<file path="run.sh">
#!/bin/bash
# the make line also repeats each setting of config.mk as NAME=value (left out here)
make -C /OpenROAD-flow-scripts/flow DESIGN_CONFIG=/design/flow/config.mk WORK_HOME=/design/flow/orfs CLKGATE_MAP_FILE= finish
</file>
<file path="design.v">
`timescale 1ns / 1ps
module FIR #
(
    parameter inbit = 11,		 
    parameter outbit = 23,		
    parameter n=32
)
(
    input rst,
    input clk,
    input wire signed [inbit-1:0] infix,
    output reg signed [outbit-1:0] outfix
);
reg signed [outbit-1:0] mul [0:31];
reg signed [outbit-1:0] add [0:30];
integer  i;
wire signed [outbit-1:0] sh1,sh2,sh3,sh5;
wire signed [outbit-1:0] w0,w1,w2,w3,w4,w5,w6,w7,w8,w9,w10,w11,w12,w13,w14;  
assign sh1 = infix<<1;
assign sh2 = infix<<2;
assign sh3 = infix<<3;
assign sh5 = infix<<5;
assign w0 = infix; 
assign w1 = sh1; 
assign w2 = -infix; 
assign w3 = -sh1-infix;	 
assign w4 = sh2;  
assign w5 = sh1+infix;  
assign w6 = -sh2-infix;	 
assign w7 = -sh2-sh1;	 
assign w8 =sh2+infix;	 
assign w9 = sh3+sh2;	 
assign w10 = -sh1;		 
assign w11 = -(infix<<4) - (sh2 + sh1);	 
assign w12 = -sh3-infix;			 
assign w13 = (sh5)+(sh3+sh2)+(sh1+infix);		 
assign w14 = (infix<<6)+(sh5+sh2)+(sh1+infix);		 
always @(posedge clk) begin
    if (rst) begin
		outfix <= 0;
    end else begin 
		outfix <= mul[0] +add[0];
	end
end
always @(posedge clk) begin
    if (rst) begin
        for(i=0;i<32;i=i+1)
			mul[i] <= 0;
    end else begin 
        mul[0] <= w0;
        mul[1] <= w1;
		mul[2] <= w2;
		mul[3] <= w3;
		mul[4] <=0;
		mul[5] <= w4;
		mul[6] <= w5;
		mul[7] <= w6;
		mul[8] <= w7;
		mul[9] <= w8;
		mul[10] <= w9;
		mul[11] <= w10;
		mul[12] <= w11;
		mul[13] <= w12;
		mul[14] <= w13;
		mul[15] <= w14;
		mul[16] <= w14;
		mul[17] <= w13;
		mul[18] <= w12;
		mul[19] <= w11;
		mul[20] <= w10;
		mul[21] <= w9;
		mul[22] <= w8;
		mul[23] <= w7;
		mul[24] <= w6;
		mul[25] <= w5;
		mul[26] <= w4;
		mul[27] <= 0;
		mul[28] <= w3;
		mul[29] <= w2;
		mul[30] <= w1;
		mul[31] <= w0;
    end
end
always @(posedge clk) begin
    if (rst) begin
        for(i=0;i<31;i=i+1)
			add[i] <= 0;
    end else begin 
        add[0] <= mul[1]+add[1];
        add[1] <= mul[2]+add[2];
		add[2] <= mul[3]+add[3];
		add[3] <= add[4];
		add[4] <= mul[5]+add[5];
		add[5] <= mul[6]+add[6];
		add[6] <= mul[7]+add[7];
		add[7] <= mul[8]+add[8];
		add[8] <= mul[9]+add[9];
		add[9] <= mul[10]+add[10];
		add[10] <= mul[11]+add[11];
		add[11] <= mul[12]+add[12];
		add[12] <= mul[13]+add[13];
		add[13] <= mul[14]+add[14];
		add[14] <= mul[15]+add[15];
		add[15] <= mul[16]+add[16];
		add[16] <= mul[17]+add[17];
		add[17] <= mul[18]+add[18];
		add[18] <= mul[19]+add[19];
		add[19] <= mul[20]+add[20];
		add[20] <= mul[21]+add[21];
		add[21] <= mul[22]+add[22];
		add[22] <= mul[23]+add[23];
		add[23] <= mul[24]+add[24];
		add[24] <= mul[25]+add[25];
		add[25] <= mul[26]+add[26];
		add[26] <= add[27];
		add[27] <= mul[28]+add[28];
		add[28] <= mul[29]+add[29];
		add[29] <= mul[30]+add[30];
		add[30] <= mul[31];
    end
end
endmodule
</file>
<file path="constraint.sdc">
create_clock -name core_clock -period 4.2 [get_ports {clk}]
set_input_delay 0.8400 -clock core_clock [delete_from_list [all_inputs] [get_ports {clk}]]
set_output_delay 0.8400 -clock core_clock [all_outputs]
set_load 0.01 [all_outputs]
</file>
<file path="config.mk">
export PLATFORM = sky130hd
export DESIGN_NAME = FIR
export DESIGN_NICKNAME = FIR
export VERILOG_FILES = /design/flow/design.v
export SDC_FILE = /design/flow/constraint.sdc
export NUM_CORES = 4
export LEC_CHECK = 0
export ABC_AREA = 1
export CAP_MARGIN = 0
export CELL_PAD_IN_SITES_DETAIL_PLACEMENT = 2
export CELL_PAD_IN_SITES_GLOBAL_PLACEMENT = 2
export CORE_ASPECT_RATIO = 0.59
export CORE_MARGIN = 2
export CORE_UTILIZATION = 46
export CTS_CLUSTER_DIAMETER = 348
export HOLD_SLACK_MARGIN = -0.01
export MIN_ROUTING_LAYER = met2
export PLACE_DENSITY_LB_ADDON = 0.21
export SLEW_MARGIN = 5
</file>
==> job_summary.md, run 1 <==
### Flow metrics

| Metric | Value |
|---|---|
| Status | did not finish |
| Fail Step | detailed placement |
| Log Error | [ERROR DPL-0033] detailed placement checks failed during check placement. |
| Most numerous cell in the Yosys netlist | nand2_1 |
| Area leader, netlist | dfxtp_1 |
| Chip Width | ~500 um |
| Post-synth top cells | 1,998 x nand2_1, 1,446 x nor2_1, 1,214 x inv_1 |
| Synth async-reset ratio | 0 |
| Top non-seq family | simple AND/OR/NAND/NOR gates |
| Ao+oa area frac | 0.190 |
| Mux share | 0 |
| Flip-flops with a built-in enable | 0 |
| Mapped cell area | 64,200 um2 |
| Most common reg cell | dfxtp_1 |
| Buffers on Ports | 35 |
| Die Span Y | approximately 290 um |
| Post-Synthesis Cells | 9,692 |
| Yosys warns | 3 |
| Adder-cell area share of the yosys netlist | 0.168 |
| Yosys chip area | around 64,000 um2 |
| # rows | approximately 110 |
| FP Util | 0.463 |
| Simple-Gate Area Share | 0.279 |
| Mapped Avg Cell Area | 6.63 um2 |
| Synth Net Count | 10,500 |
| XORs/XNORs by Area | 0.00999 |
| Ports | 36 |
| Synth cell types | 51 |
| Cell count listed in synth_stat.txt | 9,692 |
| Flops after synth | 881 |
| Core ar. | 139,000 um2 |
| Die ar. | 143,000 um2 |
| Top cells by area | dfxtp_1 27%, ha_1 15%, nand2_1 12%, a21oi_1 8.6%, nor2_1 8.4% |
| Post-synth top area share | 0.275 |
| Register share after synthesis | 0.275 |
| GP Congestion | 1.18 |
metrics by stage:
step                    cell area, um2  setup slack (ps)  cells  hold slack, ps  setup TNS [ps]
after global placement           68100              -625  11700             392           -9660
after floorplan                  64300              13.5   9692             388               0
==> inputs of run 2 (changes only) <==
- ABC_AREA: 1 -> not set
- CAP_MARGIN: 0 -> 35
- CELL_PAD_IN_SITES_DETAIL_PLACEMENT: 2 -> not set
- CELL_PAD_IN_SITES_GLOBAL_PLACEMENT: 2 -> not set
- CORE_ASPECT_RATIO: 0.59 -> not set
- CORE_UTILIZATION: 46 -> 35
- CTS_CLUSTER_DIAMETER: 348 -> 68
- GPL_ROUTABILITY_DRIVEN: not set -> 1
- GPL_TIMING_DRIVEN: not set -> 1
- HOLD_SLACK_MARGIN: -0.01 -> not set
- MAX_ROUTING_LAYER: not set -> met5
- MIN_ROUTING_LAYER: met2 -> not set
- PLACE_DENSITY: not set -> 0.36
- PLACE_DENSITY_LB_ADDON: 0.21 -> not set
- SLEW_MARGIN: 5 -> 20
- TNS_END_PERCENT: not set -> 90
- clock period: 4.2 -> 4.92 ns (I/O delays scaled with it)
==> job_summary.md, run 2 <==
### Yosys + OpenROAD results

| Metric | Value |
|---|---|
| Dpl hpwl | 148,000 um |
| RR Startpoint | mul[16][0] |
| Most numerous cell in the Yosys netlist | nor2_1 |
| Die Span Y | 400 um |
| Largest stage delay, worst path | 480 ps |
| Sw Pwr | ~11 mW |
| Crit path DAT | 5330 ps |
| Mux share | 0.00189 |
| DP Cell Count | 8,531 |
| Logic gate share of total power | 0.377 |
| Die ar. | 160,000 um2 |
| Post-synth top cells | 932 x nor2_1, 881 x dfxtp_1, 753 x ha_1 |
| Post-Synthesis Cells | 6,273 |
| Clock power frac | 0.305 |
| # rows | approximately 150 |
| Worst skew pair latency | ~740 ps |
| Register share after synthesis | 0.321 |
| VDD IR max | 0.000277 V |
| Top delay family on crit path | adder cells |
| Worst flop-to-flop path endpoint | add[7][21] |
| Clk pin slew, worst setup/hold paths | approximately 60 ps |
| Top Consumer | combinational logic |
| Area grow syn2layout | 16.4% |
| Path length in cells of the critical path | 21 |
| Drt wl/cell | between 20 and 25 um |
| Cell count listed in synth_stat.txt | 6,273 |
| Total CTS buffers | ~120 |
| Yosys warns | 3 |
| Clock network power | between 9 and 10 mW |
| Most common reg cell | dfxtp_1 |
| Fill cell count | 15,900 |
| Setup slack after layout | 203 ps |
| Final nets | ~7,400 |
| # setup viols final | 0 |
| Buffers on Ports | 35 |
| Flip-flops with a built-in enable | 0 |
| Cycle use final | 0.959 |
| Synth Net Count | 7,107 |
| Combinational power | about 11 mW |
| Worst Hold Depth | 1 |
| P_leak | 29.7 nW |
| Routed Antenna Nets | 0 |
| FP Util | 0.352 |
| Highest Clock Rate | 212 MHz |
| Post-Place Setup Slack | -906 ps |
| CP Cell Sequence | clkdlybuf4s50_1 > ha_2 > fa_2 > a21oi_2 > nor2_1 > nor2_2 > xnor2_2 > fa_1 > inv_1 > ha_1 > fa_1 > a21o_1 > a21oi_2 > nor2b_1 > o21a_1 > o41ai_2 > buf_4 > o21a_4 > o21ai_0 > nand2_1 > mux2i_1 |
| Yosys chip area | 54,900 um2 |
| DRC violations left | 0 |
| CTS H-tree depth | 3 |
| Final Hold Fails | 0 |
| Tool warnings | 66 |
| Sw frac | 0.364 |
| Total global routing overflow | 0 |
| Initial antenna violation count | 6 |
| Slowest-stage cell, CP | fa_1 |
| TritonCTS clock tree | built |
| Placed Area | approximately 60,000 um2 |
| WP data required | around 5500 ps |
| P_seq | 9.60 mW |
| Core ar. | 156,000 um2 |
| Synth async-reset ratio | 0 |
| Setup Skew | 50.0 ps |
| 1st-iter DRT viols | 1,721 |
| Pre-antenna DRT Iters | 5 |
| Top cells by area | dfxtp_1 32%, ha_1 17%, nor2_1 6.4%, xnor2_1 5.3%, xor2_1 4.3% |
| Max Slew Vio Count | 0 |
| Hold endpoint | add[26][11] |
| GRT Total Usage | 0.232 |
| Adder-cell area share of the yosys netlist | 0.196 |
| WS Path Type | input pin to flip-flop |
| Sinks on the clock net | ~900 |
| Reg power frac | 0.318 |
| Chip Width | roughly 400 um |
| Relative slew slack | 0.381 |
| Mapped cell area | about 55,000 um2 |
| Flops after synth | 881 |
| Post-layout instance area | 63,900 um2 |
| CTS root buf | clkbuf_16 |
| Reg2Reg Depth | 13 |
| Min-delay worst type | flip-flop to flip-flop |
| Final design utilization | 0.410 |
| P per Cell Area | around 470 nW/um2 |
| Setup crit start | infix[0] |
| Max-cap violations | 0 |
| Fin crit period | roughly 4700 ps |
| Simple-Gate Area Share | 0.171 |
| Crit end category | flip-flop |
| Ao+oa area frac | 0.188 |
| Post-synth top area share | 0.321 |
| Ports | 36 |
| R2r setup slk | 830 ps |
| Mapped Avg Cell Area | 8.75 um2 |
| RSZ-0062 raised after global routing | no |
| CTS Buffer Depth | 3 |
| Nature of the critical path startpoint | input pin |
| Top non-seq family | adder cells |
| First-pass GRT wire length | 279,000 um |
| XORs/XNORs by Area | 0.0961 |
| Largest net degree at the start of global routing | 148 |
| Setup TNS | 0 ps |
| CP bufs+invs | 3 |
| Vias in the first global route | 46,200 |
| Routed wire length | 187,000 um |
| Internal power | 19.2 mW |
| Final Non-Filler Cells | 8,756 |
| Vias/cell | 5.06 |
| Worst setup path endpoint | mul[16][21] |
| Vias | 44,300 |
| Min-Delay Startpoint | add[27][11] |
| Synth cell types | 81 |
| CTS Hold Bufs | 0 |
| Area leader, netlist | dfxtp_1 |
| Max Fanout on Critical Path | 3 |
| Worst-margin pin slew | 921 ps |
| Status | complete, no violations |
| GP Congestion | around 0.85 |
[run 2: through the flow]
stage,total power [mW],hold slack (ps)
floorplan,17.3,414
global placement,21.2,416
detailed placement,21.1,420
CTS,30.6,432
global route,32.3,455
finish,30.2,430
[run 2: cell type report]
type	instances	area, um2	area share
multi-input combinational	5019	35900	0.562
clock inverter	55	748	0.0117
timing repair buffer	324	2610	0.0408
tap	2058	2570	0.0403
sequential	881	17600	0.276
antenna	2	5.00	0.0000783
clock buffer	165	3440	0.0539
inverter	252	955	0.0149
[run 2: timing repair]
action / 4_1_cts / 5_1_grt
resized: 4 / 15
endpoints found under the setup margin: 6 / 10
setup buffers: 0 / 2
pin swaps: 0 / 3
[run 2: routing by layer]
| metal | part of all wire | wire, um | vias up | GRT usage |
|---|---|---|---|---|
| met5 | 0 | 0 | - | 0 |
| met4 | 0.033 | 6100 | 0 | 0.0759 |
| met1 | 0.42 | 77900 | 20800 | 0.261 |
| met2 | 0.53 | 98300 | 434 | 0.449 |
| met3 | 0.022 | 4140 | 251 | 0.0235 |
| li1 | - | - | 22800 | - |
==> inputs of run 3 (changes only) <==
- ABC_AREA: not set -> 0
- CAP_MARGIN: 35 -> 30
- CELL_PAD_IN_SITES_DETAIL_PLACEMENT: not set -> 2
- CELL_PAD_IN_SITES_GLOBAL_PLACEMENT: not set -> 2
- CORE_UTILIZATION: 35 -> 72
- CTS_CLUSTER_DIAMETER: 68 -> 101
- GPL_ROUTABILITY_DRIVEN: 1 -> not set
- GPL_TIMING_DRIVEN: 1 -> 0
- MAX_ROUTING_LAYER: met5 -> met4
- PLACE_DENSITY: 0.36 -> 0.38
- SETUP_SLACK_MARGIN: not set -> 0.65
- SLEW_MARGIN: 20 -> 35
- TNS_END_PERCENT: 90 -> not set
- clock period: 4.92 -> 2.98 ns (I/O delays scaled with it)
==> job_summary.md, run 3 <==
### Flow metrics

| Metric | Value |
|---|---|
| XORs/XNORs by Area | 0.0961 |
| Synth async-reset ratio | 0 |
| Yosys warns | 3 |
| FP Util | 0.725 |
| Log Error | [ERROR GPL-0301] Utilization 129.491 % exceeds 100%. |
| Adder-cell area share of the yosys netlist | 0.196 |
| Flops after synth | between 800 and 900 |
| Ao+oa area frac | 0.188 |
| Synth cell types | 81 |
| Simple-Gate Area Share | 0.171 |
| Post-synth top area share | 0.321 |
| Mapped Avg Cell Area | 8.75 um2 |
| # rows | 101 |
| Post-Synthesis Cells | 6,273 |
| Top cells by area | dfxtp_1 32%, ha_1 17%, nor2_1 6.4%, xnor2_1 5.3%, xor2_1 4.3% |
| Mapped cell area | 54,900 um2 |
| Top non-seq family | adder cells |
| Post-synth top cells | 932 x nor2_1, 881 x dfxtp_1, 753 x ha_1 |
| Flip-flops with a built-in enable | 0 |
| Register share after synthesis | 0.321 |
| Most common reg cell | dfxtp_1 |
| Core ar. | 75,700 um2 |
| Fail Step | global placement without I/O |
| Die ar. | slightly below 80,000 um2 |
| Mux share | 0.00189 |
| Cell count listed in synth_stat.txt | 6,273 |
| Most numerous cell in the Yosys netlist | nor2_1 |
| Status | did not finish |
| Area leader, netlist | dfxtp_1 |
| Yosys chip area | 54,900 um2 |
| Die Span Y | 280 um |
| Synth Net Count | 7,107 |
| Chip Width | between 200 and 300 um |
==> inputs of run 4 (changes only) <==
- ABC_AREA: 0 -> not set
- CAP_MARGIN: 30 -> 20
- CELL_PAD_IN_SITES_DETAIL_PLACEMENT: 2 -> not set
- CELL_PAD_IN_SITES_GLOBAL_PLACEMENT: 2 -> 1
- CORE_ASPECT_RATIO: not set -> 1.85
- CORE_UTILIZATION: 72 -> 41
- CTS_CLUSTER_DIAMETER: 101 -> not set
- GPL_TIMING_DRIVEN: 0 -> not set
- MAX_ROUTING_LAYER: met4 -> not set
- PLACE_DENSITY: 0.38 -> not set
- SETUP_SLACK_MARGIN: 0.65 -> not set
- SLEW_MARGIN: 35 -> 20
- clock period: 2.98 -> 4.2 ns (I/O delays scaled with it)
==> job_summary.md, run 4 <==
### Yosys + OpenROAD results

| Metric | Value |
|---|---|
| Status | complete, no violations |
| Clock network power | 8.75 mW |
| Clock power frac | 0.257 |
| CTS Buffer Depth | 3 |
| Clk pin slew, worst setup/hold paths | 60 ps |
| Internal power | 21.2 mW |
| P_leak | 29.9 nW |
| Multi-input gate area | 36,200 um2 |
| CTS H-tree depth | 3 |
| Most numerous cell in the Yosys netlist | nor2_1 |
| Nature of the critical path startpoint | input pin |
| Drt wl/cell | 23.2 um |
| CTS Hold Bufs | 0 |
| Yosys warns | 3 |
| Mux share | 0.00189 |
| Sw frac | 0.377 |
| Routed wire length | roughly 200,000 um |
| Worst skew pair latency | approximately 720 ps |
| Yosys chip area | roughly 55,000 um2 |
| Top cells by area | dfxtp_1 32%, ha_1 17%, nor2_1 6.4%, xnor2_1 5.3%, xor2_1 4.3% |
| Reg power frac | 0.329 |
| Path length in cells of the critical path | 21 |
| Worst setup path endpoint | mul[16][16] |
| Post-synth top area share | 0.321 |
| Min-delay worst type | flip-flop to flip-flop |
| # rows | 182 |
| First-pass GRT wire length | 291,000 um |
| Worst Hold Depth | 1 |
| Mapped cell area | 54,900 um2 |
| Post-synth top cells | 932 x nor2_1, 881 x dfxtp_1, 753 x ha_1 |
| Routed Antenna Nets | 0 |
| Dpl hpwl | 161,000 um |
| Reg2Reg Depth | 14 |
| Final Hold Fails | 0 |
| DRC violations left | 0 |
| Most used cell, CP | buf_4 |
| Pre-antenna DRT Iters | 5 |
| Cell count listed in synth_stat.txt | 6,273 |
| Hold endpoint | add[7][0] |
| Crit path DAT | 4610 ps |
| Die Span Y | 502 um |
| Most common reg cell | dfxtp_1 |
| Largest net degree at the start of global routing | 138 |
| Post-layout instance area | 63,800 um2 |
| Die ar. | 137,000 um2 |
| R2r setup slk | 270 ps |
| Flip-flops with a built-in enable | 0 |
| Post-Synthesis Cells | about 6,300 |
| Pwr Total | 34.1 mW |
| VDD IR max | between 0.0003 and 0.0004 V |
| Top delay family on crit path | AND-OR/OR-AND gates |
| Total global routing overflow | 0 |
| Max Slew Vio Count | 0 |
| Area leader, netlist | dfxtp_1 |
| Total CTS buffers | 91 |
| Worst-margin pin slew | 1150 ps |
| TritonCTS clock tree | built |
| WP data required | about 4800 ps |
| Ports | 36 |
| Sinks on the clock net | 881 |
| FF/Latch Area | 17,600 um2 |
| Placed Area | 60,400 um2 |
| Area grow syn2layout | 16.3% |
| Logic gate share of total power | 0.414 |
| Max-cap violations | 0 |
| CP Cell Sequence | buf_4 > buf_6 > buf_4 > ha_2 > a21o_1 > a21oi_4 > buf_4 > xnor2_2 > ha_1 > ha_1 > ha_2 > fa_2 > a21o_1 > a21oi_2 > nor2b_2 > o21a_1 > o41ai_4 > o21a_2 > o21bai_1 > xnor2_1 > nor2_1 |
| WHS | approximately 420 ps |
| GRT Total Usage | 0.288 |
| Chip Width | 273 um |
| Vias in the first global route | between 40,000 and 50,000 |
| Ao+oa area frac | 0.188 |
| Cycle use final | 0.963 |
| Combinational power | 14.1 mW |
| Adder-cell area share of the yosys netlist | 0.196 |
| Relative slew slack | 0.223 |
| Synth cell types | roughly 80 |
| Buffers on Ports | 35 |
| GP Congestion | between 0.9 and 1 |
| Top non-seq family | adder cells |
| Post-Place Setup Slack | -1210 ps |
| Max Fanout on Critical Path | 3 |
| Highest Clock Rate | around 250 MHz |
| CTS root buf | clkbuf_16 |
| CP bufs+invs | 4 |
| RR Startpoint | mul[16][0] |
| P_seq | between 10 and 15 mW |
| Synth async-reset ratio | 0 |
| 1st-iter DRT viols | 1,912 |
| Worst flop-to-flop path endpoint | add[19][21] |
| Top Consumer | combinational logic |
| Min-Delay Startpoint | add[8][0] |
| Initial antenna violation count | 4 |
| Mapped Avg Cell Area | 8.75 um2 |
| Simple-Gate Area Share | 0.171 |
| FP Util | 0.413 |
| XORs/XNORs by Area | 0.0961 |
| Largest stage delay, worst path | 400 ps |
| P per Cell Area | around 530 nW/um2 |
| Sw Pwr | 12.9 mW |
| Register share after synthesis | 0.321 |
| Vias/cell | 5.36 |
| Crit end category | flip-flop |
| Setup crit start | infix[2] |
| Vias | 45,800 |
| Final nets | about 7,500 |
| # setup viols final | 0 |
| Setup Skew | 29.6 ps |
| Synth Net Count | 7,107 |
| Core ar. | about 130,000 um2 |
| Setup slack after layout | 156 ps |
| Slowest-stage cell, CP | fa_2 |
| Fill cell count | 13,200 |
| WS Path Type | input pin to flip-flop |
| Tool warnings | 64 |
| Flops after synth | slightly below 900 |
| Fin crit period | 4040 ps |
-- run 4: through the flow --
step / cells / utilization / setup TNS (ps)
global route: 8537 / 0.480 / -58.5
CTS: 8527 / 0.479 / 0
finish: 8538 / 0.480 / 0
detailed placement: 8354 / 0.454 / -38120
global placement: 8354 / 0.454 / -36940
floorplan: 6273 / - / -2020
-- run 4: cell type report --
class / instances / share of cell area
multi-input cells: 5019 / 0.567
flip-flops and latches: 881 / 0.276
repair buffers: 469 / 0.0584
clock buffers: 125 / 0.0408
well taps: 1748 / 0.0343
inverters: 252 / 0.0149
clock inverters: 40 / 0.00804
diodes: 4 / 0.000157
-- run 4: timing repair --
item                                    CTS  global route
endpoints found under the setup margin   13             8
pin swaps                                24            10
setup buffers                             8             7
resized                                  28            30
-- run 4: metal layers --
layer | track usage | share of wire | vias up
met4 | 0.233 | 0.095 | 0
met2 | 0.596 | 0.57 | 700
met1 | 0.241 | 0.32 | 21600
met3 | 0.0242 | 0.019 | 488
li1 | - | - | 23000
met5 | 0 | 0 | -
==> inputs of run 5 (changes only) <==
- CELL_PAD_IN_SITES_GLOBAL_PLACEMENT: 1 -> not set
- CORE_ASPECT_RATIO: 1.85 -> not set
- CORE_UTILIZATION: 41 -> 72
- CTS_CLUSTER_SIZE: not set -> 100
- TNS_END_PERCENT: not set -> 10
- clock period: 4.2 -> 4.77 ns (I/O delays scaled with it)
==> job_summary.md, run 5 <==
### Yosys + OpenROAD results

| Metric | Value |
|---|---|
| Status | complete, no violations |
| Logic gate share of total power | 0.391 |
| Slowest-stage cell, CP | o41a_1 |
| First-pass GRT wire length | 242,000 um |
| WP data required | 5280 ps |
| Max-cap violations | 0 |
| Drt wl/cell | 20.7 um |
| Top delay family on crit path | adder cells |
| Top non-seq family | adder cells |
| Mapped cell area | 54,900 um2 |
| Fin crit period | 4530 ps |
| Total CTS buffers | 94 |
| Yosys warns | 3 |
| TritonCTS clock tree | built |
| Top Consumer | combinational logic |
| VDD IR max | 0.000382 V |
| Die Span Y | 280 um |
| Synth async-reset ratio | 0 |
| GRT Total Usage | 0.391 |
| Post-Synthesis Cells | approximately 6,300 |
| Cell count listed in synth_stat.txt | 6,273 |
| Die ar. | approximately 78,000 um2 |
| Post-Place Setup Slack | -820 ps |
| DRC violations left | 0 |
| Setup crit start | infix[2] |
| Post-synth top area share | 0.321 |
| Final nets | 7,305 |
| Cycle use final | 0.950 |
| Initial antenna violation count | 6 |
| RSZ-0062 raised after global routing | no |
| Largest stage delay, worst path | 440 ps |
| Internal power | 18.8 mW |
| Register share after synthesis | 0.321 |
| P_leak | 28.8 nW |
| CTS H-tree depth | 3 |
| Highest Clock Rate | 221 MHz |
| Crit path DAT | 5040 ps |
| Hold endpoint | add[26][22] |
| Vias/cell | 6.18 |
| Pre-antenna DRT Iters | 7 |
| Final Non-Filler Cells | ~7,500 |
| Clk pin slew, worst setup/hold paths | 60 ps |
| Sw Pwr | about 11 mW |
| RR Startpoint | mul[16][0] |
| Routed wire length | 156,000 um |
| Min-delay worst type | flip-flop to flip-flop |
| Setup Skew | ~25 ps |
| Reg2Reg Depth | 13 |
| FP Util | 0.725 |
| Total global routing overflow | 0 |
| Setup slack after layout | 237 ps |
| P_seq | 9.86 mW |
| Flops after synth | 881 |
| Path length in cells of the critical path | 19 |
| Worst Hold Depth | 1 |
| Core ar. | 75,700 um2 |
| Clock power frac | 0.274 |
| Routed Antenna Nets | 0 |
| Worst setup path endpoint | mul[16][17] |
| Buffers on Ports | 35 |
| Fill cell count | between 5,000 and 6,000 |
| Mux share | 0.00189 |
| Ao+oa area frac | 0.188 |
| 1st-iter DRT viols | roughly 3,200 |
| Sinks on the clock net | 881 |
| Max Fanout on Critical Path | 3 |
| Vias | 46,500 |
| Synth cell types | 81 |
| Clock network power | 8.06 mW |
| Most numerous cell in the Yosys netlist | nor2_1 |
| Worst flop-to-flop path endpoint | add[2][22] |
| Largest net degree at the start of global routing | roughly 170 |
| DP Cell Count | 7,348 |
| CTS Buffer Depth | 3 |
| Sw frac | 0.361 |
| Ports | 36 |
| Yosys chip area | 54,900 um2 |
| # setup viols final | 0 |
| Area grow syn2layout | 11.2% |
| CP bufs+invs | 3 |
| Combinational power | 11.5 mW |
| Crit end category | flip-flop |
| CP Cell Sequence | dlygate4sd2_1 > buf_4 > fa_2 > a21oi_2 > nor2_1 > nor2_2 > xnor2_2 > fa_1 > inv_1 > fa_1 > ha_1 > a21oi_2 > nor2b_1 > o21a_1 > o41a_1 > a31oi_4 > o21bai_1 > xnor2_1 > nor2_1 |
| Dpl hpwl | 117,000 um |
| Chip Width | 280 um |
| Mapped Avg Cell Area | 8.75 um2 |
| Worst-margin pin slew | 1030 ps |
| GP Congestion | 0.996 |
| Post-synth top cells | 932 x nor2_1, 881 x dfxtp_1, 753 x ha_1 |
| XORs/XNORs by Area | 0.0961 |
| Reg power frac | 0.335 |
| WS Path Type | input pin to flip-flop |
| Tool warnings | 67 |
| Area leader, netlist | dfxtp_1 |
| Relative slew slack | 0.307 |
| Nature of the critical path startpoint | input pin |
| Min-Delay Startpoint | add[27][22] |
| Max Slew Vio Count | 0 |
| Synth Net Count | 7,107 |
| CTS root buf | clkbuf_16 |
| R2r setup slk | 520 ps |
| Adder-cell area share of the yosys netlist | 0.196 |
| Top cells by area | dfxtp_1 32%, ha_1 17%, nor2_1 6.4%, xnor2_1 5.3%, xor2_1 4.3% |
| P per Cell Area | 483 nW/um2 |
| Worst skew pair latency | 670 ps |
| Most common reg cell | dfxtp_1 |
| Simple-Gate Area Share | 0.171 |
| Flip-flops with a built-in enable | 0 |
| Final Hold Fails | 0 |
| # rows | slightly above 100 |
| Vias in the first global route | 46,800 |
[run 5: per-layer routing]
| layer | up-vias | share of wire | global-route usage |
|---|---|---|---|
| li1 | 22500 | - | - |
| met1 | 21800 | 0.37 | 0.413 |
| met2 | 1574 | 0.49 | 0.697 |
| met3 | 658 | 0.055 | 0.0661 |
| met4 | 2 | 0.087 | 0.296 |
| met5 | - | 0.000064 | 0 |
[run 5: metrics by stage]
step	hold slack (ps)	util	cell area, um2	setup TNS [ps]	power, mW
floorplan	414	-	54900	-85.1	17.9
global placement	416	0.759	57500	-8220	20.7
detailed placement	420	0.759	57500	-9630	21.0
CTS	433	0.804	60900	-36.5	29.2
global route	453	0.806	61000	0	31.0
finish	437	0.806	61000	0	29.5
[run 5: area by class of cell]
cell class / count / area, um2 / share of cell area
Multi-Input combinational cell: 5019 / 36000 / 0.590
Sequential cell: 881 / 17600 / 0.289
Clock buffer: 123 / 2650 / 0.0435
Timing Repair Buffer: 223 / 1820 / 0.0298
Tap cell: 978 / 1220 / 0.0200
Inverter: 252 / 953 / 0.0156
Clock inverter: 48 / 754 / 0.0124
Antenna cell: 5 / 12.5 / 0.000205
[run 5: what timing repair did]
item | CTS | global route
setup buffers | 1 | 4
pin swaps | 2 | 18
hold buffers | 0 | 0
setup endpoints to repair | 6 | 13
gates cloned | 0 | 0
resized | 4 | 22
==> inputs of run 6 (changes only) <==
- ABC_AREA: not set -> 1
- CELL_PAD_IN_SITES_GLOBAL_PLACEMENT: not set -> 1
- CORE_ASPECT_RATIO: not set -> 1.23
- CORE_UTILIZATION: 72 -> 40
- CTS_CLUSTER_SIZE: 100 -> not set
- PLACE_DENSITY_LB_ADDON: not set -> 0.14
- SETUP_SLACK_MARGIN: not set -> 0.82
- SLEW_MARGIN: 20 -> 30
- TNS_END_PERCENT: 10 -> not set
- clock period: 4.77 -> 5.06 ns (I/O delays scaled with it)
==> job_summary.md, run 6 <==
### Yosys + OpenROAD results

| Metric | Value |
|---|---|
| Most common reg cell | dfxtp_1 |
| Cycle use final | 0.820 |
| Multi-input gate area | ~42,000 um2 |
| Vias in the first global route | 61,900 |
| CP Cell Sequence | clkdlybuf4s50_1 > buf_4 > ha_1 > fa_2 > nand3_1 > nand2_1 > xor2_2 > inv_1 > fa_1 > inv_1 > fa_1 > ha_4 > a21oi_2 > nand2_2 > buf_4 > nand3_1 > o2111ai_2 > buf_4 > a21oi_1 |
| Chip Width | approximately 370 um |
| Fill cell count | 17,100 |
| Total CTS buffers | 100 |
| Status | complete, no violations |
| CTS root buf | clkbuf_16 |
| Synth async-reset ratio | 0 |
| Setup Skew | 30.5 ps |
| RR Startpoint | mul[16][0] |
| Max-cap violations | 0 |
| Most used cell, CP | buf_4 |
| Final Hold Fails | 0 |
| P_leak | 35.6 nW |
| Nature of the critical path startpoint | input pin |
| Synth cell types | 51 |
| Area leader, netlist | dfxtp_1 |
| Max Fanout on Critical Path | 5 |
| Logic gate share of total power | 0.402 |
| Path length in cells of the critical path | 19 |
| Sw frac | 0.421 |
| FF/Latch Area | 17,600 um2 |
| Ports | 36 |
| Final nets | 10,700 |
| CTS Buffer Depth | 3 |
| Internal power | 16.8 mW |
| 1st-iter DRT viols | around 4,200 |
| Largest stage delay, worst path | between 400 and 500 ps |
| Yosys chip area | 64,200 um2 |
| Worst Hold Depth | 2 |
| Drt wl/cell | 20.9 um |
| Tool warnings | about 60 |
| Clock network power | 7.86 mW |
| Synth Net Count | 10,500 |
| CTS Hold Bufs | 0 |
| Most numerous cell in the Yosys netlist | nand2_1 |
| Clk pin slew, worst setup/hold paths | 70 ps |
| Cell count listed in synth_stat.txt | 9,692 |
| First-pass GRT wire length | 377,000 um |
| R2r setup slk | 1510 ps |
| TritonCTS clock tree | built |
| Top delay family on crit path | adder cells |
| Reg2Reg Depth | 11 |
| Crit path DAT | 4800 ps |
| GP Congestion | ~0.96 |
| Simple-Gate Area Share | 0.279 |
| Mapped cell area | 64,200 um2 |
| Routed wire length | 253,000 um |
| Worst setup path endpoint | mul[16][15] |
| Crit end category | flip-flop |
| XORs/XNORs by Area | 0.00999 |
| Hold endpoint | add[26][6] |
| Relative slew slack | 0.340 |
| Top cells by area | dfxtp_1 27%, ha_1 15%, nand2_1 12%, a21oi_1 8.6%, nor2_1 8.4% |
| # rows | around 160 |
| WHS | 398 ps |
| Worst skew pair latency | 730 ps |
| Flip-flops with a built-in enable | 0 |
| VDD IR max | ~0.00027 V |
| GRT Total Usage | 0.303 |
| Sinks on the clock net | 881 |
| Vias/cell | 5.28 |
| Dpl hpwl | 208,000 um |
| Ao+oa area frac | 0.190 |
| Routed Antenna Nets | 0 |
| Mapped Avg Cell Area | 6.63 um2 |
| Worst flop-to-flop path endpoint | add[18][13] |
| Largest net degree at the start of global routing | 109 |
| Max Slew Vio Count | 0 |
| Adder-cell area share of the yosys netlist | 0.168 |
| Setup crit start | infix[1] |
| Slowest-stage cell, CP | fa_1 |
| Worst-margin pin slew | between 900 and 1000 ps |
| Clock power frac | 0.270 |
| Fin crit period | approximately 4100 ps |
| Pre-antenna DRT Iters | 5 |
| Register share after synthesis | 0.275 |
| Vias | 63,900 |
| P per Cell Area | 405 nW/um2 |
| Min-Delay Startpoint | add[27][6] |
| Yosys warns | 3 |
| Min-delay worst type | flip-flop to flip-flop |
| Core ar. | 160,000 um2 |
| Initial antenna violation count | 4 |
| Die Span Y | 448 um |
| Top Consumer | combinational logic |
| Reg power frac | 0.328 |
| Post-Synthesis Cells | 9,692 |
| Flops after synth | between 800 and 900 |
| Top non-seq family | simple AND/OR/NAND/NOR gates |
| Setup TNS | 0 ps |
| Area grow syn2layout | 11.9% |
| Mux share | 0 |
| WS Path Type | input pin to flip-flop |
| Die ar. | about 160,000 um2 |
| CP bufs+invs | 6 |
| # setup viols final | 0 |
| Combinational power | 11.7 mW |
| CTS H-tree depth | 3 |
| Sw Pwr | around 12 mW |
| DRC violations left | 0 |
| Final design utilization | 0.450 |
| FP Util | 0.402 |
| Total global routing overflow | 0 |
| Post-synth top cells | 1,998 x nand2_1, 1,446 x nor2_1, 1,214 x inv_1 |
| Buffers on Ports | 35 |
| WP data required | between 5000 and 6000 ps |
| P_seq | 9.53 mW |
| Post-synth top area share | 0.275 |
| Highest Clock Rate | 241 MHz |
| RSZ-0062 raised after global routing | yes |
-- run 6: what timing repair did --
action / in CTS / in global routing
endpoints found under the hold margin: 0 / 0
resized: 7 / 34
buffers inserted: 2 / 1
pin swaps: 0 / 4
endpoints found under the setup margin: 13 / 23
-- run 6: through the flow --
| step | setup slack (ps) | power (mW) | cells | area [um2] |
|---|---|---|---|---|
| final | 910 | 29.1 | 12100 | 71900 |
| after floorplan | 793 | 16.7 | 9692 | 64300 |
| after CTS | 785 | 29.2 | 12100 | 71700 |
| after global routing | 752 | 31.0 | 12100 | 71900 |
| after global placement | -98.7 | 21.2 | 11900 | 68200 |
| after detailed placement | -57.2 | 21.2 | 11900 | 68200 |
-- run 6: metal layers --
| metal | up-vias | GRT usage | wire, um |
|---|---|---|---|
| li1 | 32600 | - | - |
| met1 | 29500 | 0.361 | 107000 |
| met2 | 1396 | 0.556 | 127000 |
| met3 | 386 | 0.0243 | 8130 |
| met4 | 2 | 0.128 | 11300 |
| met5 | - | 0 | 11 |
-- run 6: area by class of cell --
cell class	instances	share of cell area
multi-input combinational	7480	0.581
sequential	881	0.245
inverter	1219	0.0639
clock buffer	119	0.0374
tap	2145	0.0373
timing repair buffer	194	0.0231
clock inverter	66	0.0115
antenna	4	0.000139
==> inputs of run 7 (changes only) <==
- ABC_AREA: 1 -> 0
- CELL_PAD_IN_SITES_GLOBAL_PLACEMENT: 1 -> not set
- CORE_ASPECT_RATIO: 1.23 -> not set
- CORE_UTILIZATION: 40 -> 57
- MAX_ROUTING_LAYER: not set -> met4
- PLACE_DENSITY: not set -> 0.71
- PLACE_DENSITY_LB_ADDON: 0.14 -> not set
- SETUP_SLACK_MARGIN: 0.82 -> 0.77
- SLEW_MARGIN: 30 -> 20
- clock period: 5.06 -> 3.27 ns (I/O delays scaled with it)
==> job_summary.md, run 7 <==
### Yosys + OpenROAD results

| Metric | Value |
|---|---|
| Status | complete, but fails checks |
| Layout violations | setup timing |
| Fin crit period | slightly below 4000 ps |
| Core ar. | 95,200 um2 |
| Worst Hold Depth | 2 |
| Flops after synth | 881 |
| Final Hold Fails | 0 |
| Max-cap violations | 0 |
| Ao+oa area frac | 0.188 |
| P_leak | 32.0 nW |
| Nature of the critical path startpoint | input pin |
| Drt wl/cell | 20.7 um |
| Area grow syn2layout | 27.7% |
| Worst setup path endpoint | mul[16][16] |
| Yosys warns | 3 |
| P_seq | 14.5 mW |
| Vias in the first global route | 48,900 |
| P per Cell Area | 668 nW/um2 |
| Flip-flops with a built-in enable | 0 |
| # setup viols final | 25 |
| 1st-iter DRT viols | 2,644 |
| Reg power frac | 0.309 |
| Dpl hpwl | 128,000 um |
| DRC violations left | 0 |
| # rows | 113 |
| Fill cell count | 6,952 |
| VDD IR max | 0.000552 V |
| Path length in cells of the critical path | 20 |
| Top Consumer | combinational logic |
| Buffers on Ports | 35 |
| Worst skew pair latency | 700 ps |
| Max Slew Vio Count | 0 |
| Sw Pwr | 17.3 mW |
| Post-Synthesis Cells | 6,273 |
| FP Util | 0.577 |
| Yosys chip area | 54,900 um2 |
| Pwr Total | 46.8 mW |
| Routed Antenna Nets | 0 |
| Register share after synthesis | 0.321 |
| Relative slew slack | 0.504 |
| WHS | 355 ps |
| Top delay family on crit path | adder cells |
| First-pass GRT wire length | 261,000 um |
| Setup slack after layout | -695 ps |
| Hold endpoint | add[28][21] |
| CTS Hold Bufs | 0 |
| Cycle use final | 1.21 |
| Total CTS buffers | 98 |
| Routed wire length | 172,000 um |
| RR Startpoint | mul[16][0] |
| FF/Latch Area | 17,700 um2 |
| Reg2Reg Depth | 14 |
| Simple-Gate Area Share | 0.171 |
| Crit end category | flip-flop |
| RSZ-0062 raised after global routing | yes |
| Mapped cell area | between 50,000 and 60,000 um2 |
| Post-synth top cells | 932 x nor2_1, 881 x dfxtp_1, 753 x ha_1 |
| Largest stage delay, worst path | 540 ps |
| WS Path Type | input pin to flip-flop |
| Synth Net Count | 7,107 |
| Largest net degree at the start of global routing | between 100 and 150 |
| Combinational power | 20.3 mW |
| Highest Clock Rate | 252 MHz |
| Logic gate share of total power | 0.433 |
| Vias/cell | just under 6 |
| Die Span Y | ~310 um |
| Top cells by area | dfxtp_1 32%, ha_1 17%, nor2_1 6.4%, xnor2_1 5.3%, xor2_1 4.3% |
| R2r setup slk | 20 ps |
| Sinks on the clock net | 881 |
| Setup crit start | infix[1] |
| Ports | 36 |
| Clock power frac | 0.258 |
| Die ar. | just under 100,000 um2 |
| Tool warnings | 62 |
| Most common reg cell | dfxtp_1 |
| Min-delay worst type | input pin to flip-flop |
| Multi-input gate area | 40,400 um2 |
| WP data required | 3840 ps |
| CP Cell Sequence | buf_8 > ha_4 > fa_2 > a21oi_2 > nor2_2 > nor2_2 > xnor2_2 > fa_2 > inv_2 > ha_4 > fa_2 > a21o_1 > a21oi_2 > nor2b_2 > o21a_1 > o41ai_4 > o21a_1 > o21bai_1 > xnor2_1 > nor2_1 |
| Max Fanout on Critical Path | 3 |
| Crit path DAT | ~4500 ps |
| Worst-margin pin slew | 736 ps |
| CTS Buffer Depth | 3 |
| Min-Delay Startpoint | rst |
| Synth cell types | 81 |
| Setup Skew | 19.5 ps |
| Vias | 48,000 |
| Sw frac | 0.370 |
| Initial antenna violation count | 1 |
| GP Congestion | 0.977 |
| CP bufs+invs | 2 |
| Clk pin slew, worst setup/hold paths | 60 ps |
| Clock network power | 12.1 mW |
| Chip Width | about 310 um |
| Area leader, netlist | dfxtp_1 |
| Pre-antenna DRT Iters | 7 |
| Total global routing overflow | 0 |
| Adder-cell area share of the yosys netlist | 0.196 |
| GRT Total Usage | 0.347 |
| Synth async-reset ratio | 0 |
| Mux share | 0.00189 |
| Final Non-Filler Cells | 8,307 |
| Internal power | 29.5 mW |
| DP Cell Count | around 8,000 |
| Post-synth top area share | 0.321 |
| Slowest-stage cell, CP | fa_2 |
| Mapped Avg Cell Area | 8.75 um2 |
| Cell count listed in synth_stat.txt | about 6,300 |
| Top non-seq family | adder cells |
| CTS root buf | clkbuf_16 |
| XORs/XNORs by Area | 0.0961 |
| Worst flop-to-flop path endpoint | outfix[22] |
| CTS H-tree depth | 3 |
| Most numerous cell in the Yosys netlist | nor2_1 |
| Final nets | between 7,000 and 8,000 |
| Most used cell, CP | fa_2 |
| TritonCTS clock tree | built |
-- run 7: layout make-up --
class | instances | area share
Tap cell | 1265 | 0.0226
Clock inverter | 59 | 0.0112
Antenna cell | 1 | 0.0000357
Timing Repair Buffer | 704 | 0.0840
Inverter | 252 | 0.0143
Sequential cell | 881 | 0.252
Multi-Input combinational cell | 5019 | 0.577
Clock buffer | 126 | 0.0389
-- run 7: repair_timing --
item / 4_1_cts / 5_1_grt
resized: 330 / 339
setup endpoints to repair: 461 / 474
pin swaps: 215 / 295
setup buffers: 55 / 74
-- run 7: per-stage QoR --
step	setup slack, ps	area, um2	utilization	setup TNS [ps]
after global placement	-1790	62100	0.653	-83040
after detailed placement	-1850	62100	0.653	-87040
after global routing	-911	70100	0.736	-13980
after floorplan	-1070	56600	-	-14760
final	-695	70100	0.736	-9760
after CTS	-549	67700	0.712	-5460
-- run 7: layer usage --
metal  up-vias  GRT usage  part of all wire
li1      23500          -                 -
met1     22800      0.375              0.39
met2      1173      0.615              0.50
met3       535     0.0406             0.040
met4         0      0.195             0.065
met5         -          -                 0
==> inputs of run 8 (changes only) <==
- ABC_AREA: 0 -> not set
- CORE_UTILIZATION: 57 -> 68
- CTS_CLUSTER_SIZE: not set -> 36
- MAX_ROUTING_LAYER: met4 -> not set
- PLACE_DENSITY: 0.71 -> not set
- SETUP_SLACK_MARGIN: 0.77 -> 0.83
- clock period: 3.27 -> 2.83 ns (I/O delays scaled with it)
==> job_summary.md, run 8 <==
### Flow metrics

| Metric | Value |
|---|---|
| Fail Step | global routing |
| Post-synth top area share | 0.321 |
| Total global routing overflow | 7 |
| Die ar. | about 83,000 um2 |
| Flip-flops with a built-in enable | 0 |
| Synth Net Count | ~7,100 |
| Yosys warns | 3 |
| Post-synth top cells | 932 x nor2_1, 881 x dfxtp_1, 753 x ha_1 |
| GP Congestion | 0.979 |
| Area leader, netlist | dfxtp_1 |
| Ao+oa area frac | 0.188 |
| Mux share | 0.00189 |
| Simple-Gate Area Share | 0.171 |
| FP Util | 0.685 |
| Most common reg cell | dfxtp_1 |
| CTS Hold Bufs | 0 |
| CTS root buf | clkbuf_16 |
| Dpl hpwl | approximately 130,000 um |
| Post-Place Setup Slack | -2190 ps |
| Post-Synthesis Cells | 6,273 |
| Register share after synthesis | 0.321 |
| Top non-seq family | adder cells |
| Yosys chip area | 54,900 um2 |
| Synth cell types | 81 |
| Adder-cell area share of the yosys netlist | 0.196 |
| Die Span Y | just under 300 um |
| Ports | 36 |
| XORs/XNORs by Area | 0.0961 |
| CTS H-tree depth | 3 |
| GRT Total Usage | 0.568 |
| Mapped Avg Cell Area | just under 9 um2 |
| Chip Width | 288 um |
| Cell count listed in synth_stat.txt | approximately 6,300 |
| Log Error | [ERROR GRT-0116] Global routing finished with congestion. Check the congestion regions in the DRC Viewer. |
| Core ar. | 80,200 um2 |
| # rows | 104 |
| Status | did not finish |
| CTS Buffer Depth | 3 |
| Placed Area | 64,300 um2 |
| Mapped cell area | 54,900 um2 |
| Top cells by area | dfxtp_1 32%, ha_1 17%, nor2_1 6.4%, xnor2_1 5.3%, xor2_1 4.3% |
| Synth async-reset ratio | 0 |
| Most numerous cell in the Yosys netlist | nor2_1 |
| Sinks on the clock net | 881 |
| Flops after synth | around 880 |
| Total CTS buffers | between 90 and 100 |
| Buffers on Ports | 35 |
## run 8: metrics by stage
stage / instances / total power, mW / util
2_1_floorplan: 6273 / 30.9 / -
3_3_place_gp: 8112 / 38.2 / 0.802
3_5_place_dp: 8112 / 38.9 / 0.802
4_1_cts: 8457 / 53.8 / 0.901
## run 8: what timing repair did
item / in CTS
gates resized: 710
gates cloned: 0
setup buffers: 171
setup endpoints to repair: 642
pin swaps: 450
## run 8: metal layers
| layer | global-route usage | GRT overflow |
|---|---|---|
| met1 | 0.554 | 0 |
| met2 | 0.853 | 3 |
| met3 | 0.265 | 0 |
| met4 | 0.596 | 4 |
| met5 | 0.0651 | 0 |
==> inputs of run 9 (changes only) <==
- ABC_AREA: not set -> 0
- CAP_MARGIN: 20 -> 40
- CELL_PAD_IN_SITES_DETAIL_PLACEMENT: not set -> 0
- CELL_PAD_IN_SITES_GLOBAL_PLACEMENT: not set -> 0
- CORE_MARGIN: 2 -> 8
- CORE_UTILIZATION: 68 -> 52
- CTS_CLUSTER_SIZE: 36 -> not set
- GPL_TIMING_DRIVEN: not set -> 0
- MAX_ROUTING_LAYER: not set -> met5
- PLACE_DENSITY_LB_ADDON: not set -> 0.06
- SETUP_SLACK_MARGIN: 0.83 -> not set
- SLEW_MARGIN: 20 -> 35
- clock period: 2.83 -> 3.66 ns (I/O delays scaled with it)
==> job_summary.md, run 9 <==
### Yosys + OpenROAD results

| Metric | Value |
|---|---|
| Top non-seq family | adder cells |
| Die Span Y | 341 um |
| DP Cell Count | 7,719 |
| Largest stage delay, worst path | 560 ps |
| Setup slack after layout | -435 ps |
| Pre-antenna DRT Iters | 5 |
| Status | complete, but fails checks |
| WHS | 432 ps |
| Final design utilization | 0.597 |
| Placed Area | 57,700 um2 |
| CTS Buffer Depth | 3 |
| CTS H-tree depth | 3 |
| XORs/XNORs by Area | 0.0961 |
| Sinks on the clock net | 881 |
| Hold endpoint | add[26][5] |
| Cycle use final | 1.12 |
| 1st-iter DRT viols | around 3,800 |
| Cell count listed in synth_stat.txt | 6,273 |
| Logic gate share of total power | 0.395 |
| Total CTS buffers | 100 |
| Yosys warns | 3 |
| Worst flop-to-flop path endpoint | add[18][21] |
| Largest net degree at the start of global routing | 44 |
| R2r setup slk | 120 ps |
| Nature of the critical path startpoint | input pin |
| Final nets | 7,356 |
| Die ar. | 116,000 um2 |
| Core ar. | 105,000 um2 |
| Mapped cell area | between 50,000 and 60,000 um2 |
| Worst skew pair latency | about 700 ps |
| Layout violations | setup timing |
| Internal power | 24.5 mW |
| Synth cell types | 81 |
| P_leak | 29.0 nW |
| Setup Skew | between 40 and 50 ps |
| Post-synth top cells | 932 x nor2_1, 881 x dfxtp_1, 753 x ha_1 |
| Synth async-reset ratio | 0 |
| Clock power frac | 0.273 |
| P per Cell Area | 621 nW/um2 |
| Fin crit period | 4100 ps |
| Routed wire length | 179,000 um |
| Relative slew slack | 0.367 |
| Top cells by area | dfxtp_1 32%, ha_1 17%, nor2_1 6.4%, xnor2_1 5.3%, xor2_1 4.3% |
| Combinational power | around 15 mW |
| Most common reg cell | dfxtp_1 |
| WS Path Type | input pin to flip-flop |
| Min-Delay Startpoint | add[27][5] |
| Most numerous cell in the Yosys netlist | nor2_1 |
| RR Startpoint | mul[16][0] |
| Synth Net Count | 7,107 |
| Drt wl/cell | 22.4 um |
| Top delay family on crit path | AND-OR/OR-AND gates |
| Max Fanout on Critical Path | 3 |
| Routed Antenna Nets | 0 |
| VDD IR max | around 0.00053 V |
| Setup TNS | -4150 ps |
| Area leader, netlist | dfxtp_1 |
| Clock network power | around 11 mW |
| DRC violations left | 0 |
| Min-delay worst type | flip-flop to flip-flop |
| Worst setup path endpoint | mul[16][17] |
| Yosys chip area | 54,900 um2 |
| Mux share | 0.00189 |
| Crit path DAT | 4700 ps |
| RSZ-0062 raised after global routing | yes |
| CTS root buf | clkbuf_16 |
| Mapped Avg Cell Area | 8.75 um2 |
| Vias/cell | 5.79 |
| Flip-flops with a built-in enable | 0 |
| # rows | 119 |
| Simple-Gate Area Share | 0.171 |
| Crit end category | flip-flop |
| WP data required | 4260 ps |
| Chip Width | ~340 um |
| Setup crit start | infix[2] |
| Tool warnings | 54 |
| Sw Pwr | 14.4 mW |
| Most used cell, CP | ha_4 |
| Flops after synth | 881 |
| Sw frac | 0.370 |
| P_seq | 12.9 mW |
| FP Util | 0.523 |
| Buffers on Ports | 34 |
| Post-Synthesis Cells | about 6,300 |
| Reg2Reg Depth | 13 |
| Final Hold Fails | 0 |
| First-pass GRT wire length | 267,000 um |
| Area grow syn2layout | 14.2% |
| # setup viols final | 14 |
| Vias in the first global route | 44,300 |
| CP bufs+invs | 5 |
| Initial antenna violation count | 8 |
| Post-synth top area share | 0.321 |
| Worst Hold Depth | 1 |
| TritonCTS clock tree | built |
| Top Consumer | combinational logic |
| Dpl hpwl | about 140,000 um |
| GRT Total Usage | 0.298 |
| Adder-cell area share of the yosys netlist | 0.196 |
| Slowest-stage cell, CP | fa_2 |
| Register share after synthesis | 0.321 |
| Highest Clock Rate | 244 MHz |
| Clk pin slew, worst setup/hold paths | 60 ps |
| Post-layout instance area | 62,700 um2 |
| GP Congestion | ~0.95 |
| Max Slew Vio Count | 0 |
| Reg power frac | 0.332 |
| Ao+oa area frac | 0.188 |
| Max-cap violations | 0 |
| Final Non-Filler Cells | around 8,000 |
| Total global routing overflow | 0 |
| Path length in cells of the critical path | 22 |
| Worst-margin pin slew | 940 ps |
| Ports | 36 |
| Vias | between 40,000 and 50,000 |
| CP Cell Sequence | buf_16 > clkinvlp_4 > buf_6 > ha_4 > a21oi_2 > nor2_1 > nor2_2 > buf_6 > xnor2_4 > fa_2 > inv_2 > ha_4 > ha_4 > a21o_1 > a21oi_2 > nor2b_1 > o21a_1 > o41a_1 > a31oi_4 > o21bai_2 > xnor2_2 > nor2_2 |
run 9: what timing repair did:
action / in CTS / in global routing
pin swaps: 53 / 31
setup buffers: 66 / 29
gates cloned: 1 / 0
hold buffers: 0 / 0
gates resized: 136 / 82
setup endpoints to repair: 150 / 61
run 9: final cells by class:
cell class / count / area, um2
Fill cell: 9334 / 42300
Timing Repair Buffer: 152 / 1640
Sequential cell: 881 / 17700
Multi-Input combinational cell: 5019 / 36600
Antenna cell: 2 / 5.00
Buffer: 116 / 531
Tap cell: 1391 / 1740
Clock inverter: 45 / 659
Inverter: 252 / 993
Clock buffer: 135 / 2820
run 9: stage by stage:
step | setup slack [ps] | total power, mW
2_1_floorplan | -765 | 23.4
5_1_grt | -517 | 41.2
3_3_place_gp | -3340 | 27.2
4_1_cts | -396 | 38.6
3_5_place_dp | -3120 | 27.4
6_report | -435 | 38.9
run 9: routing by layer:
| layer | part of all wire | up-vias | track usage |
|---|---|---|---|
| met5 | 0.000039 | - | 0 |
| met4 | 0.051 | 2 | 0.126 |
| met3 | 0.060 | 382 | 0.0417 |
| met2 | 0.45 | 1326 | 0.489 |
| met1 | 0.44 | 21900 | 0.392 |
| li1 | - | 22700 | - |
==> inputs of run 10 (changes only) <==
- ABC_AREA: 0 -> not set
- CAP_MARGIN: 40 -> 15
- CELL_PAD_IN_SITES_DETAIL_PLACEMENT: 0 -> not set
- CELL_PAD_IN_SITES_GLOBAL_PLACEMENT: 0 -> not set
- CORE_MARGIN: 8 -> 2
- CORE_UTILIZATION: 52 -> 72
- CTS_CLUSTER_DIAMETER: not set -> 27
- CTS_CLUSTER_SIZE: not set -> 32
- GPL_TIMING_DRIVEN: 0 -> not set
- MAX_ROUTING_LAYER: met5 -> not set
- PLACE_DENSITY_LB_ADDON: 0.06 -> not set
- SETUP_SLACK_MARGIN: not set -> 0.78
- SLEW_MARGIN: 35 -> 20
- clock period: 3.66 -> 2.87 ns (I/O delays scaled with it)
==> job_summary.md, run 10 <==
### Flow metrics

| Metric | Value |
|---|---|
| GP Congestion | just over 1 |
| Ao+oa area frac | 0.188 |
| Yosys chip area | 54,900 um2 |
| Mapped Avg Cell Area | 8.75 um2 |
| Chip Width | 280 um |
| Status | did not finish |
| Mux share | 0.00189 |
| Core ar. | 75,700 um2 |
| Fail Step | clock tree synthesis |
| Post-synth top area share | 0.321 |
| Post-synth top cells | 932 x nor2_1, 881 x dfxtp_1, 753 x ha_1 |
| Synth cell types | around 81 |
| Top non-seq family | adder cells |
| Area leader, netlist | dfxtp_1 |
| Die Span Y | 280 um |
| Adder-cell area share of the yosys netlist | 0.196 |
| Register share after synthesis | 0.321 |
| Synth Net Count | 7,107 |
| # rows | 101 |
| Flops after synth | ~880 |
| Yosys warns | 3 |
| Flip-flops with a built-in enable | 0 |
| Synth async-reset ratio | 0 |
| Ports | 36 |
| Log Error | [ERROR DPL-0038] Utilization greater than 100%, impossible to legalize |
| Simple-Gate Area Share | 0.171 |
| Most numerous cell in the Yosys netlist | nor2_1 |
| FP Util | 0.725 |
| Most common reg cell | dfxtp_1 |
| Die ar. | 78,400 um2 |
| Post-Synthesis Cells | 6,273 |
| Buffers on Ports | 35 |
| Dpl hpwl | 132,000 um |
| Top cells by area | dfxtp_1 32%, ha_1 17%, nor2_1 6.4%, xnor2_1 5.3%, xor2_1 4.3% |
| Cell count listed in synth_stat.txt | 6,273 |
| Mapped cell area | roughly 55,000 um2 |
| XORs/XNORs by Area | 0.0961 |
==> run 10: metrics by stage <==
stage | setup WS, ps | setup TNS (ps) | cells | cell area, um2
detailed placement | -2090 | -160220 | 7920 | 63400
global placement | -2010 | -143880 | 7920 | 63400
floorplan | -1390 | -31400 | 6273 | 56500
==> inputs of run 11 (changes only) <==
- ABC_AREA: not set -> 0
- CAP_MARGIN: 15 -> 0
- CTS_CLUSTER_DIAMETER: 27 -> 364
- CTS_CLUSTER_SIZE: 32 -> 97
- PLACE_DENSITY: not set -> 0.41
- SETUP_SLACK_MARGIN: 0.78 -> -0.23
- TNS_END_PERCENT: not set -> 10
- clock period: 2.87 -> 2.32 ns (I/O delays scaled with it)
==> job_summary.md, run 11 <==
### Flow metrics

| Metric | Value |
|---|---|
| Placed Area | 67,900 um2 |
| DP Cell Count | 8,609 |
| Top non-seq family | adder cells |
| Most numerous cell in the Yosys netlist | nor2_1 |
| # rows | 101 |
| Core ar. | 75,700 um2 |
| Cell count listed in synth_stat.txt | 6,273 |
| Buffers on Ports | 35 |
| Yosys chip area | about 55,000 um2 |
| Mapped cell area | 54,900 um2 |
| Synth async-reset ratio | 0 |
| Synth cell types | 81 |
| Log Error | [ERROR GRT-0232] Routing congestion too high. Check the congestion heatmap in the GUI. |
| XORs/XNORs by Area | 0.0961 |
| CTS H-tree depth | 1 |
| Post-synth top area share | 0.321 |
| Mux share | 0.00189 |
| Ports | 36 |
| Die ar. | 78,400 um2 |
| Area leader, netlist | dfxtp_1 |
| Flip-flops with a built-in enable | 0 |
| Adder-cell area share of the yosys netlist | 0.196 |
| CTS root buf | clkbuf_16 |
| Register share after synthesis | 0.321 |
| CTS Buffer Depth | 3 |
| Total CTS buffers | 13 |
| Post-Place Setup Slack | -2560 ps |
| Chip Width | 280 um |
| FP Util | 0.725 |
| Yosys warns | 3 |
| Simple-Gate Area Share | 0.171 |
| Die Span Y | 280 um |
| Synth Net Count | 7,107 |
| Fail Step | global routing |
| Flops after synth | 881 |
| Most common reg cell | dfxtp_1 |
| GP Congestion | roughly 1.0 |
| Sinks on the clock net | 881 |
| Status | did not finish |
| Total global routing overflow | 2,499 |
| Top cells by area | dfxtp_1 32%, ha_1 17%, nor2_1 6.4%, xnor2_1 5.3%, xor2_1 4.3% |
| Mapped Avg Cell Area | 8.75 um2 |
| Post-Synthesis Cells | 6,273 |
| Ao+oa area frac | 0.188 |
| Dpl hpwl | approximately 150,000 um |
| Post-synth top cells | 932 x nor2_1, 881 x dfxtp_1, 753 x ha_1 |
| GRT Total Usage | 0.923 |
## run 11: timing repair
| action | 4_1_cts |
|---|---|
| gates resized | 330 |
| hold buffers | 1 |
| setup buffers | 67 |
| pin swaps | 157 |
| setup endpoints to repair | 472 |
| hold endpoints to repair | 5 |
## run 11: through the flow
stage	TNS, ps	hold WS, ps	util
floorplan	-155270	414	-
global placement	-382200	416	0.897
detailed placement	-435130	421	0.897
CTS	-265580	113	0.926
## run 11: routing by layer
metal | GRT overflow | track usage
met1 | 56 | 0.871
met2 | 1646 | 1.08
met3 | 65 | 0.790
met4 | 719 | 1.01
met5 | 13 | 0.602
==> inputs of run 12 (changes only) <==
- ABC_AREA: 0 -> not set
- CAP_MARGIN: 0 -> 20
- CORE_UTILIZATION: 72 -> 58
- CTS_CLUSTER_DIAMETER: 364 -> not set
- CTS_CLUSTER_SIZE: 97 -> not set
- PLACE_DENSITY: 0.41 -> not set
- SETUP_SLACK_MARGIN: -0.23 -> 0.45
- TNS_END_PERCENT: 10 -> not set
- clock period: 2.32 -> 2.83 ns (I/O delays scaled with it)
==> job_summary.md, run 12 <==
### Yosys + OpenROAD results

| Metric | Value |
|---|---|
| Largest stage delay, worst path | approximately 510 ps |
| # setup viols final | between 200 and 300 |
| WS Path Type | input pin to flip-flop |
| Routed wire length | 193,000 um |
| Clock network power | 14.6 mW |
| Layout violations | setup timing |
| Chip Width | 312 um |
| Total CTS buffers | around 100 |
| CTS H-tree depth | 3 |
| Sw Pwr | 22.0 mW |
| Clk pin slew, worst setup/hold paths | 60 ps |
| Synth async-reset ratio | 0 |
| Nature of the critical path startpoint | input pin |
| Ant. Diodes | 0 |
| Yosys warns | 3 |
| DRC violations left | 0 |
| Final Non-Filler Cells | a little under 9,000 |
| Mapped cell area | 54,900 um2 |
| FP Util | 0.586 |
| Highest Clock Rate | approximately 270 MHz |
| Synth cell types | 81 |
| Setup TNS | -56,690 ps |
| Cell count listed in synth_stat.txt | around 6,300 |
| P_leak | 35.6 nW |
| TritonCTS clock tree | built |
| GRT Total Usage | 0.369 |
| Initial antenna violation count | 4 |
| Hold endpoint | add[2][22] |
| Most used cell, CP | ha_4 |
| Buffers on Ports | 35 |
| WP data required | 3410 ps |
| Clock power frac | 0.247 |
| Top delay family on crit path | adder cells |
| Tool warnings | approximately 64 |
| Ports | 36 |
| Setup Skew | 31.8 ps |
| Most common reg cell | dfxtp_1 |
| Post-synth top cells | 932 x nor2_1, 881 x dfxtp_1, 753 x ha_1 |
| Vias/cell | 5.84 |
| Area leader, netlist | dfxtp_1 |
| Mapped Avg Cell Area | around 8.7 um2 |
| Sw frac | 0.372 |
| Flip-flops with a built-in enable | 0 |
| CP Cell Sequence | buf_8 > ha_4 > fa_2 > a21oi_2 > nor2_1 > nor2_2 > buf_4 > xnor2_2 > fa_1 > inv_2 > ha_4 > ha_4 > a21o_1 > a21oi_4 > nor2b_1 > o21a_1 > o41a_1 > a31oi_4 > o21bai_1 > xnor2_1 > nor2_1 |
| Pre-antenna DRT Iters | 5 |
| First-pass GRT wire length | 283,000 um |
| Dpl hpwl | 133,000 um |
| Fin crit period | 3740 ps |
| Reg2Reg Depth | 21 |
| Worst setup path endpoint | mul[16][17] |
| Vias in the first global route | 52,500 |
| 1st-iter DRT viols | 3,198 |
| Register share after synthesis | 0.321 |
| GP Congestion | a little under 1 |
| Max-cap violations | 0 |
| Total global routing overflow | 0 |
| XORs/XNORs by Area | 0.0961 |
| Mux share | 0.00189 |
| CTS Buffer Depth | 3 |
| Top non-seq family | adder cells |
| Status | complete, but fails checks |
| VDD IR max | approximately 0.00073 V |
| Top cells by area | dfxtp_1 32%, ha_1 17%, nor2_1 6.4%, xnor2_1 5.3%, xor2_1 4.3% |
| Post-synth top area share | 0.321 |
| Drt wl/cell | 21.8 um |
| Area grow syn2layout | 40.4% |
| Die ar. | 97,100 um2 |
| Core ar. | 93,600 um2 |
| Min-Delay Startpoint | rst |
| Internal power | about 37 mW |
| Simple-Gate Area Share | 0.171 |
| Vias | 51,700 |
| CTS root buf | clkbuf_16 |
| Crit path DAT | 4320 ps |
| Yosys chip area | 54,900 um2 |
| # rows | 112 |
| Synth Net Count | 7,107 |
| CP bufs+invs | 3 |
| Worst Hold Depth | 2 |
| Slowest-stage cell, CP | fa_1 |
| Flops after synth | 881 |
| Cycle use final | 1.32 |
| Setup crit start | infix[1] |
| P per Cell Area | 767 nW/um2 |
| Worst flop-to-flop path endpoint | add[14][2] |
| DP Cell Count | 8,371 |
| Routed Antenna Nets | 0 |
| Ao+oa area frac | 0.188 |
| RSZ-0062 raised after global routing | yes |
| Die Span Y | 312 um |
| Max Fanout on Critical Path | 3 |
| Fill cell count | 5,661 |
| Relative slew slack | 0.407 |
| Reg power frac | 0.283 |
| Final nets | between 8,000 and 9,000 |
| Post-Synthesis Cells | 6,273 |
| Adder-cell area share of the yosys netlist | 0.196 |
| Max Slew Vio Count | 0 |
| Logic gate share of total power | 0.470 |
| Sinks on the clock net | 881 |
| Worst skew pair latency | about 700 ps |
| Combinational power | 27.8 mW |
| Worst-margin pin slew | 880 ps |
| Min-delay worst type | input pin to flip-flop |
| Path length in cells of the critical path | 21 |
| Crit end category | flip-flop |
| Top Consumer | combinational logic |
| RR Startpoint | mul[16][1] |
| P_seq | 16.8 mW |
| Final Hold Fails | 0 |
| Setup slack after layout | -913 ps |
| Largest net degree at the start of global routing | 159 |
| R2r setup slk | -500 ps |
| Most numerous cell in the Yosys netlist | nor2_1 |
## run 12: stage by stage
| step | util | worst slack, ps | hold WS [ps] | power (mW) | cell area [um2] |
|---|---|---|---|---|---|
| floorplan | - | -1420 | 414 | 30.9 | 56600 |
| global placement | 0.697 | -2080 | 415 | 38.9 | 65200 |
| detailed placement | 0.697 | -2170 | 420 | 39.3 | 65200 |
| CTS | 0.795 | -823 | 202 | 56.4 | 74400 |
| global route | 0.823 | -1100 | 211 | 61.9 | 77100 |
| finish | 0.823 | -913 | 219 | 59.1 | 77100 |
## run 12: cell type report
cell class                 count  area (um2)  share of cell area
tap                         1254        1570              0.0204
multi-input combinational   5019       42300               0.549
clock inverter                43         696             0.00903
sequential                   881       17700               0.229
clock buffer                 144        2970              0.0386
timing repair buffer        1267       10800               0.141
inverter                     252        1010              0.0131
## run 12: timing repair
| item | in CTS | in global routing |
|---|---|---|
| pin swaps | 489 | 394 |
| endpoints found under the hold margin | 0 | 0 |
| hold buffers | 0 | 0 |
| gates resized | 819 | 384 |
| buffers inserted | 186 | 115 |
| endpoints found under the setup margin | 530 | 529 |
| cloned | 1 | 0 |
## run 12: layer usage
layer / track usage / vias to the layer above / part of all wire
met5: 0 / - / 0.00021
met4: 0.250 / 6 / 0.090
met3: 0.0516 / 830 / 0.046
met2: 0.670 / 1650 / 0.49
met1: 0.397 / 24600 / 0.37
li1: - / 24600 / -
Power figures rest on the tool's default switching activity, not on a simulated workload.
